## top
module top(
  input  logic         clk,
  input  logic         rst_n,
  input  logic [31:0]  a, b, c, d, e,  
  output logic [63:0]  y  
);
logic [63:0] mul1_reg, mul2_reg;    
logic [63:0] mul3_reg;             
logic [63:0] sum1_reg;             
logic [63:0] sum2_reg;             
logic [63:0] final_result_reg;    
always_ff @(posedge clk or negedge rst_n) begin
  if (!rst_n) begin
    mul1_reg <= '0;
    mul2_reg <= '0;
  end else begin
    mul1_reg <= a * b;    
    mul2_reg <= c * d;    
  end
end
always_ff @(posedge clk or negedge rst_n) begin
  if (!rst_n) begin
    mul3_reg <= '0;
  end else begin
    mul3_reg <= mul1_reg[31:0] * e;  
  end
end
always_ff @(posedge clk or negedge rst_n) begin
  if (!rst_n) begin
    sum1_reg <= '0;
  end else begin
    sum1_reg <= mul1_reg + mul2_reg;
  end
end
always_ff @(posedge clk or negedge rst_n) begin
  if (!rst_n) begin
    sum2_reg <= '0;
  end else begin
    sum2_reg <= sum1_reg + mul3_reg;
  end
end
always_ff @(posedge clk or negedge rst_n) begin
  if (!rst_n) begin
    final_result_reg <= '0;
  end else begin
    if (|a)  
      final_result_reg <= sum2_reg + sum1_reg;
    else
      final_result_reg <= sum2_reg - mul2_reg;
  end
end
(* IOB="TRUE" *)
always_ff @(posedge clk or negedge rst_n) begin
  if (!rst_n) begin
    y <= '0;
  end else begin
    y <= final_result_reg;
  end
end
endmodule
Settings: LEC_CHECK=0, ABC_AREA=1, CAP_MARGIN=20, CORE_ASPECT_RATIO=0.59, CORE_MARGIN=2, CORE_UTILIZATION=56, CTS_CLUSTER_DIAMETER=123, GPL_ROUTABILITY_DRIVEN=0, GPL_TIMING_DRIVEN=0, HOLD_SLACK_MARGIN=-0.05, MAX_ROUTING_LAYER=met4, PLACE_DENSITY=0.47, SLEW_MARGIN=40, TNS_END_PERCENT=60; clock period 14.9 ns.
run.sh (not shown) runs the stock make flow with config.mk's settings and CLKGATE_MAP_FILE=.
Then changed:
ABC_AREA = unset   (was 1)
CORE_ASPECT_RATIO = unset   (was 0.59)
CORE_UTILIZATION = 45   (was 56)
CTS_CLUSTER_DIAMETER = unset   (was 123)
GPL_ROUTABILITY_DRIVEN = unset   (was 0)
GPL_TIMING_DRIVEN = unset   (was 0)
HOLD_SLACK_MARGIN = unset   (was -0.05)
MAX_ROUTING_LAYER = unset   (was met4)
PLACE_DENSITY = unset   (was 0.47)
SLEW_MARGIN = 20   (was 40)
TNS_END_PERCENT = unset   (was 60)
clock period = 11.0 ns   (was 14.9 ns; I/O delays follow)
Result: Worst hold slack gets worse by 0.023 ns. Critical path depth rose by 3. Via count went down by a quarter to a third. Routed wire length goes down by well over a third. Final cell count drops by about a fifth. Area after synthesis went down by a little under a tenth. Design area came out lower by a little under a tenth. Global-route usage fell by 24 points. Count of clock-buffer cells in the layout grows by 4.
Then changed:
CORE_UTILIZATION = 40   (was 45)
MAX_ROUTING_LAYER = met4   (was unset)
PLACE_DENSITY = 0.47   (was unset)
SLEW_MARGIN = 40   (was 20)
=> The new run produced a clean layout. Sequential share of layout area hardly moves. Global-route usage climbs by 1.2 points.


top again, from the RTL that the note above started with.
==> flow/design.v (excerpt) <==
module top(
  input  logic         clk,
  input  logic         rst_n,
  input  logic [31:0]  a, b, c, d, e,  
  output logic [63:0]  y  
);
Settings: LEC_CHECK=0, CAP_MARGIN=20, CORE_MARGIN=2, CORE_UTILIZATION=72, CTS_CLUSTER_DIAMETER=400, CTS_CLUSTER_SIZE=97, PLACE_DENSITY=0.41, SETUP_SLACK_MARGIN=1.27, SLEW_MARGIN=20; clock period 5.69 ns.
The first run never finished: it broke off in global routing (5_1_grt).
Next try:
Settings changed: CORE_UTILIZATION 72 to 20, CTS_CLUSTER_DIAMETER 400 to not set, CTS_CLUSTER_SIZE 97 to not set, PLACE_DENSITY 0.41 to not set, SETUP_SLACK_MARGIN 1.27 to not set.
Clock period 5.69 ns to 16.2 ns, I/O delays scaled along.
After rerunning: Now the flow finished clean. Die size went up to 3.6 times its value. Area after synthesis is unchanged. Synthesized cell count is unchanged.
